// milestone1
module milestone1 (
		input logic clock,                    
		input logic Resetn,
		input logic Enable,
		output	logic [17:0] SRAM_address,
		output 	logic [15:0] SRAM_write_data,
		output	logic SRAM_we_n,
		input		logic [15:0] SRAM_read_data,
		output   logic M1_end
);
Size: ~8,600 cells after synthesis, ~480 flip-flops, ~69,000 um2 of cells after synthesis.
Settings: LEC_CHECK=0, ABC_AREA=1, CAP_MARGIN=20, CORE_MARGIN=2, CORE_UTILIZATION=65, CTS_CLUSTER_DIAMETER=206, HOLD_SLACK_MARGIN=-0.1, MAX_ROUTING_LAYER=met4, PLACE_DENSITY_LB_ADDON=0.05, SETUP_SLACK_MARGIN=3.48, SLEW_MARGIN=20, TNS_END_PERCENT=80; clock period 12.0 ns.
run.sh (not shown) runs the stock make flow with config.mk's settings and CLKGATE_MAP_FILE=.
The baseline completed, yet does not pass: setup timing.
Then changed:
CORE_UTILIZATION = 70   (was 65)
CTS_CLUSTER_DIAMETER = unset   (was 206)
HOLD_SLACK_MARGIN = unset   (was -0.1)
MAX_ROUTING_LAYER = unset   (was met4)
PLACE_DENSITY_LB_ADDON = unset   (was 0.05)
SETUP_SLACK_MARGIN = unset   (was 3.48)
TNS_END_PERCENT = unset   (was 80)
clock period = 15.1 ns   (was 12.0 ns; I/O delays follow)
Outcome:
- The changed run finished but fails on capacitance limit, slew limit, setup timing
- core utilization stays flat
- routed wire length decreases by 2.3%
- design area decreases by 7.7%
- die size decreases by 7.1%
- worst hold slack is worse by 4.2 ps
- cell count decreases by 6.5%
- flip-flop count does not change
Then changed:
ABC_AREA = unset   (was 1)
CORE_UTILIZATION = 65   (was 70)
clock period = 13.3 ns   (was 15.1 ns; I/O delays follow)
With this change the flow finished but fails on setup timing.
Die size came out higher by 3.2%.
Synthesized area came out lower by 4.1%.
Wire length came out lower by 11%.
Sequential share of layout area came out lower by 0.36 points.
Hold slack stays flat.
Global-route usage came out lower by 5.4 points.
Critical path depth came out higher by 6.
Then changed:
ABC_AREA = 1   (was unset)
CORE_UTILIZATION = 70   (was 65)
CTS_CLUSTER_SIZE = 72   (was unset)
SETUP_SLACK_MARGIN = -0.95   (was unset)
clock period = 13.0 ns   (was 13.3 ns; I/O delays follow)
After rerunning: The changed run ran to the end with violations: setup timing. Global-route usage climbs by 8.7 points. Sequential cell count does not change. Final cell count climbs by 14%. Routed wire length climbs by about 15%. Count of clock-buffer cells in the layout climbs by 4. Hold slack gets better by 29 ps. Via count climbs by about 17%. Worst setup slack gets worse by 360 ps. Die area drops by 3.1%. Synthesized area climbs by 4.3%.

========
Starting RTL as in the previous note.
clock: 21.9 ns
lec_check: 0
cap_margin: 35
core_margin: 9
core_utilization: 27
gpl_timing_driven: 0
min_routing_layer: met1
place_density_lb_addon: 0.25
slew_margin: 20
Change:
CAP_MARGIN = 20   (was 35)
CORE_MARGIN = 2   (was 9)
CORE_UTILIZATION = 40   (was 27)
GPL_TIMING_DRIVEN = unset   (was 0)
MIN_ROUTING_LAYER = unset   (was met1)
PLACE_DENSITY_LB_ADDON = unset   (was 0.25)
clock period = 18.3 ns   (was 21.9 ns; I/O delays follow)
=> The changed run passed the timing, DRC and antenna checks. Utilization grows by 13 points. Final area shrinks by 2.6%. Global-route usage grows by 7.9 points. Register-to-register slack is worse by 1100 ps. Setup slack is worse by 1100 ps. Hold slack is better by 15 ps. Non-clock buffer count shrinks by 238. Wire length shrinks by about 11%. Fmax grows by about 14%.
Change:
ABC_AREA = 1   (was unset)
CORE_UTILIZATION = 65   (was 40)
CTS_CLUSTER_DIAMETER = 206   (was unset)
PLACE_DENSITY_LB_ADDON = 0.05   (was unset)
TNS_END_PERCENT = 80   (was unset)
clock period = 12.0 ns   (was 18.3 ns; I/O delays follow)
Effect: The changed run reached the layout checks and failed them: negative setup slack; register-to-register slack degrades by 3400 ps; cell area increases by about 17%; critical path depth is higher by 14; die size drops by about 36%; synthesized cell count goes up by about 18%; worst hold slack improves by 33 ps; final cell count went up by 16%; clock-buffer cell count goes down by 9.

========
Starting RTL as in the previous note.
==> flow/config.mk <==
export PLATFORM = sky130hd
export DESIGN_NAME = milestone1
export DESIGN_NICKNAME = milestone1
export VERILOG_FILES = /design/flow/design.v
export SDC_FILE = /design/flow/constraint.sdc
export NUM_CORES = 4
export LEC_CHECK = 0
export ABC_AREA = 1
export CAP_MARGIN = 15
export CORE_MARGIN = 2
export CORE_UTILIZATION = 72
export CTS_CLUSTER_DIAMETER = 202
export CTS_CLUSTER_SIZE = 24
export GPL_TIMING_DRIVEN = 1
export MIN_ROUTING_LAYER = met1
export PLACE_DENSITY = 0.6
export SETUP_SLACK_MARGIN = 3.89
export SLEW_MARGIN = 20
==> flow/constraint.sdc <==
create_clock -name core_clock -period 15.9 [get_ports {clock}]
set_input_delay 3.1800 -clock core_clock [delete_from_list [all_inputs] [get_ports {clock}]]
set_output_delay 3.1800 -clock core_clock [all_outputs]
set_load 0.01 [all_outputs]
The first run stopped in 5_1_grt.
Next try:
Settings changed: ABC_AREA 1 to not set, CAP_MARGIN 15 to 20, CORE_UTILIZATION 72 to 58, CTS_CLUSTER_DIAMETER 202 to not set, CTS_CLUSTER_SIZE 24 to not set, GPL_TIMING_DRIVEN 1 to not set, MIN_ROUTING_LAYER met1 to not set, PLACE_DENSITY 0.6 to not set, SETUP_SLACK_MARGIN 3.89 to 4.14.
Clock period 15.9 ns to 14.4 ns, I/O delays scaled along.
Now the flow ran to the end with violations: negative setup slack.
Die area rises by 19%.
Synthesized area fell by 4.1%.
Synthesized cell count drops by 15%.
Next try:
Settings changed: ABC_AREA set to 1, CORE_UTILIZATION 58 to 65, SETUP_SLACK_MARGIN 4.14 to not set.
Clock period 14.4 ns to 17.1 ns, I/O delays scaled along.
With this change the flow went through all stages and came out clean.
Worst setup slack gains 1700 ps.
Die area goes down by a few percent.
First-iteration DRC count goes up by a quarter to a third.
Sequential cell count does not change.
Synthesized cell count goes up by about a fifth.
Wire length falls slightly.
Non-clock buffer count went down by 725.
Register-to-register slack is better by 1700 ps.
Clock skew shrinks by 6.8 ps.
Next try:
Settings changed: ABC_AREA 1 to not set, CORE_UTILIZATION 65 to 40.
Clock period 17.1 ns to 20.0 ns, I/O delays scaled along.
=>
- The new run completed with no timing, DRC or antenna violations
- register-to-register slack improved by 1000 ps
- routed wire length goes up by 0.47%
- die size goes up by 55%
- design area goes down by 2.3%
- synthesized cell count goes down by 15%
- count of clock-buffer cells in the layout goes up by 7
- worst setup slack improved by 1000 ps
Next try:
Settings changed: CORE_UTILIZATION 40 to 66.
Clock period 20.0 ns to 18.3 ns, I/O delays scaled along.
Die area came out lower by about 40%.
Synthesized area stays the same.
First-iteration DRC count came out higher by about 20%.
Cell area came out lower by 2.0%.
Fmax came out higher by 3.5%.

========
== wip/ember ==
milestone1 again, from the RTL that the note above started with.
// milestone1
module milestone1 (
		input logic clock,                    
		input logic Resetn,
		input logic Enable,
		output	logic [17:0] SRAM_address,
		output 	logic [15:0] SRAM_write_data,
		output	logic SRAM_we_n,
		input		logic [15:0] SRAM_read_data,
		output   logic M1_end
);
logic SRAM_ready;
M1_state_type state;
logic [17:0] U_address; 
logic [17:0] V_address;
logic [17:0] Y_address;
logic [17:0] RGB_address;
logic [63:0] U_values;  
logic [63:0] V_values; 
logic [31:0] Y_values;  
logic [63:0] temp_U;  
logic [63:0] temp_V;  
logic [31:0] temp_prime;  
logic [7:0] Uprime_values;  
logic [7:0] Vprime_values;  
logic [31:0] RGB_values;  
logic [7:0] redo, rede, greeno, greene, blueo, bluee;  
logic [31:0] red_calc, green_calc, blue_calc;  
logic [31:0] Uprime_odd;  
logic [31:0] Vprime_odd;  
logic FC_check;  
logic [7:0] some_counter;  
logic [7:0] pic_end;  
logic [31:0] mult_op1, mult_op2, mult_op3, mult_op4, mult_op5, mult_op6, Mult_result1, Mult_result2, Mult_result3;  
logic [63:0] Mult_result1_long, Mult_result2_long, Mult_result3_long;  
always_ff @(posedge clock or negedge Resetn) begin
	if (~Resetn) begin
		state <= S_M1_IDLE;
		SRAM_address <= 18'h00000;
		SRAM_write_data <= 16'h0000;
		SRAM_we_n <= 1'b1;
		U_address <= 18'd38400; 
		V_address <= 18'd57600;
		Y_address <= 18'h00000;
		RGB_address <= 18'd146944;
		U_values <= 64'b000000;
		V_values <= 64'b000000;
		Y_values <= 32'b00000;
		Uprime_values <= 16'b0000;
  ...
make LEC_CHECK=0 CAP_MARGIN=40 CELL_PAD_IN_SITES_DETAIL_PLACEMENT=0 CORE_ASPECT_RATIO=0.54 CORE_MARGIN=5 CORE_UTILIZATION=62 CTS_CLUSTER_DIAMETER=354 GPL_ROUTABILITY_DRIVEN=0 GPL_TIMING_DRIVEN=1 SLEW_MARGIN=20 finish   # period 20.0 ns
> inputs changed (wip/ember -> wip/tundra)
- a deleted CTS_CLUSTER_DIAMETER that had been 354
- a change of CAP_MARGIN from 40 to 20
- a deleted CELL_PAD_IN_SITES_DETAIL_PLACEMENT that had been 0
- a change of CORE_MARGIN from 5 to 2
- a deleted GPL_ROUTABILITY_DRIVEN that had been 0
- a deleted GPL_TIMING_DRIVEN that had been 1
- an added SETUP_SLACK_MARGIN of 0.58
- an added ABC_AREA of 1
- a change of CORE_UTILIZATION from 62 to 61
- a deleted CORE_ASPECT_RATIO that had been 0.54
- a change of the clock period (ns, I/O delays scaled along) from 20.0 to 9.28
## What came out
wip/tundra: all stages done; final checks FAILED (negative setup slack).
The effective utilization at floorplan reported for wip/tundra is smaller than that of wip/ember by 1.5 points.
Of the two values seen for standard cell with the maximum stage delay on the critical path, sky130_fd_sc_hd__fa_1 was produced by wip/tundra and sky130_fd_sc_hd__xor2_1 by wip/ember.
wip/ember → wip/tundra: pin count of the biggest net entering global routing increased 89, utilization increased 13 points.
Count of clock-buffer cells in the layout ends up lower on wip/tundra.
diff inputs: wip/tundra => wip/zinc
- an added CTS_CLUSTER_SIZE of 20
- a change of CORE_UTILIZATION from 61 to 72
- an added CTS_CLUSTER_DIAMETER of 45
- a change of SETUP_SLACK_MARGIN from 0.58 to 3.55
- a deleted ABC_AREA that had been 1
- a change of the clock period (ns, I/O delays scaled along) from 9.28 to 13.9
## What came out
- The log for wip/zinc ends in global routing with error GRT-0232, so the run never completed.
- Post-synthesis chip area from yosys in wip/zinc vs wip/tundra: down about 4%
- Going from wip/tundra to wip/zinc, cell area after technology mapping shrinks by 4.1%.
- The synthesized instance count in wip/zinc is 0.848 times that in wip/tundra.

========
## run A
milestone1 again, from the RTL that the note above started with.
Settings: LEC_CHECK=0, ABC_AREA=0, CAP_MARGIN=5, CELL_PAD_IN_SITES_DETAIL_PLACEMENT=1, CELL_PAD_IN_SITES_GLOBAL_PLACEMENT=0, CORE_ASPECT_RATIO=1.74, CORE_MARGIN=2, CORE_UTILIZATION=66, GPL_ROUTABILITY_DRIVEN=1, HOLD_SLACK_MARGIN=0.22, PLACE_DENSITY_LB_ADDON=0.14, SETUP_SLACK_MARGIN=1.39, SLEW_MARGIN=30; clock period 20.1 ns.
Run A did not finish; a tool error ended it in global routing.
Input-level comparison between run B and run A:
# run A
export LEC_CHECK = 0
export ABC_AREA = 0
export CAP_MARGIN = 5
export CELL_PAD_IN_SITES_DETAIL_PLACEMENT = 1
export CELL_PAD_IN_SITES_GLOBAL_PLACEMENT = 0
export CORE_ASPECT_RATIO = 1.74
export CORE_MARGIN = 2
export CORE_UTILIZATION = 66
export GPL_ROUTABILITY_DRIVEN = 1
export HOLD_SLACK_MARGIN = 0.22
export PLACE_DENSITY_LB_ADDON = 0.14
export SETUP_SLACK_MARGIN = 1.39
export SLEW_MARGIN = 30
create_clock -name core_clock -period 20.1 [get_ports {clock}]
# run B
export LEC_CHECK = 0
export CAP_MARGIN = 20
export CORE_MARGIN = 2
export CORE_UTILIZATION = 62
export GPL_TIMING_DRIVEN = 0
export SLEW_MARGIN = 20
create_clock -name core_clock -period 20.0 [get_ports {clock}]
Notes after the runs:
- Run B finished every step from synthesis to the final layout, and the layout passed the timing, DRC and antenna checks.
- For the post-CTS setup-driven buffer insertion count, run B came in 4 lower than run A did.
- Run B against run A: chip height dropped 22%; number of port buffers shrank by about 30%.
- Run A has a higher number of rows created at floorplan than run B.
diff inputs: run B => run C
# run B
export LEC_CHECK = 0
export CAP_MARGIN = 20
export CORE_MARGIN = 2
export CORE_UTILIZATION = 62
export GPL_TIMING_DRIVEN = 0
export SLEW_MARGIN = 20
create_clock -name core_clock -period 20.0 [get_ports {clock}]
# run C
export LEC_CHECK = 0
export ABC_AREA = 1
export CAP_MARGIN = 20
export CORE_MARGIN = 2
export CORE_UTILIZATION = 70
export SLEW_MARGIN = 20
create_clock -name core_clock -period 15.4 [get_ports {clock}]
## What came out
- Taking run B as the reference point, the die extent in y of run C falls by about 4%.
- Diff run B -> run C: post-layout instance area rose by 6.5%; fraction of synthesized cell area in xor and xnor cells fell by 1.8 points.
- Sort run C and run B by detailed-routed wire length on met3, descending, and run C comes first.
What run D does differently from run C at the input level:
# run C
export LEC_CHECK = 0
export ABC_AREA = 1
export CAP_MARGIN = 20
export CORE_MARGIN = 2
export CORE_UTILIZATION = 70
export SLEW_MARGIN = 20
create_clock -name core_clock -period 15.4 [get_ports {clock}]
# run D
export LEC_CHECK = 0
export CAP_MARGIN = 20
export CORE_MARGIN = 2
export CORE_UTILIZATION = 70
export SETUP_SLACK_MARGIN = -0.64
export SLEW_MARGIN = 20
create_clock -name core_clock -period 9.62 [get_ports {clock}]
==> results <==
Flow for run D halted at global routing, error code GRT-0116. Diff run C..run D | number of flops mapped to enable cells by yosys | unchanged. Run D vs. run C: overall die height moved down; mux contribution to synthesized area moved up; synthesized cell count has decreased. Diff run D and run C: fraction of the mapped netlist area in adder cells higher in run D. Chip width of run D falls short of that of run C by a few percent. Compare run D and run C | average cell area after synthesis lower: run C.
#### Input delta (run E over run D)
# run D
export LEC_CHECK = 0
export CAP_MARGIN = 20
export CORE_MARGIN = 2
export CORE_UTILIZATION = 70
export SETUP_SLACK_MARGIN = -0.64
export SLEW_MARGIN = 20
create_clock -name core_clock -period 9.62 [get_ports {clock}]
# run E
export LEC_CHECK = 0
export CAP_MARGIN = 20
export CELL_PAD_IN_SITES_GLOBAL_PLACEMENT = 1
export CORE_ASPECT_RATIO = 0.56
export CORE_MARGIN = 2
export CORE_UTILIZATION = 67
export CTS_CLUSTER_DIAMETER = 206
export GPL_ROUTABILITY_DRIVEN = 1
export HOLD_SLACK_MARGIN = 0.27
export SLEW_MARGIN = 20
create_clock -name core_clock -period 22.0 [get_ports {clock}]
Findings:
- Between run E and run D, the distinct cell type count of the synthesized netlist figures differ only marginally.
- Multiplexer share of the synthesized area: run E vs run D identical
- Run E ended up with a higher core region area than run D did.
- Run E went all the way through synthesis, placement and routing and the layout is clean on timing, DRC and antenna.
- On global placer's final weighted congestion: run E sits above run D.

========
Setup of purple:
milestone1 again, from the RTL that the note above started with.
Settings: LEC_CHECK=0, ABC_AREA=1, CAP_MARGIN=20, CORE_ASPECT_RATIO=1.71, CORE_MARGIN=2, CORE_UTILIZATION=72, CTS_CLUSTER_DIAMETER=243, CTS_CLUSTER_SIZE=72, MAX_ROUTING_LAYER=met4, PLACE_DENSITY_LB_ADDON=0.04, SETUP_SLACK_MARGIN=3.29, SLEW_MARGIN=20, TNS_END_PERCENT=5; clock period 11.1 ns.
Status: purple FAILED at global routing (5_1_grt) (tool error)
> inputs changed (purple -> green)
- TNS_END_PERCENT removed (was 5)
- CORE_ASPECT_RATIO removed (was 1.71)
- PLACE_DENSITY_LB_ADDON changed from 0.04 to 0.01
[summary]
Of green and purple, not a single run came through the flow clean. global routing (5_1_grt): green exited with error. purple failed in global routing (5_1_grt) with GRT-0116. On pre-CTS worst setup slack, purple beats green. Changes observed in green relative to purple: post-cts repair resize count now larger, post-synthesis share of cell area spent on and-or and or-and gates comparable, height of the die now smaller. Diff purple -> green | HPWL after detailed placement | decrease of 7.8%.
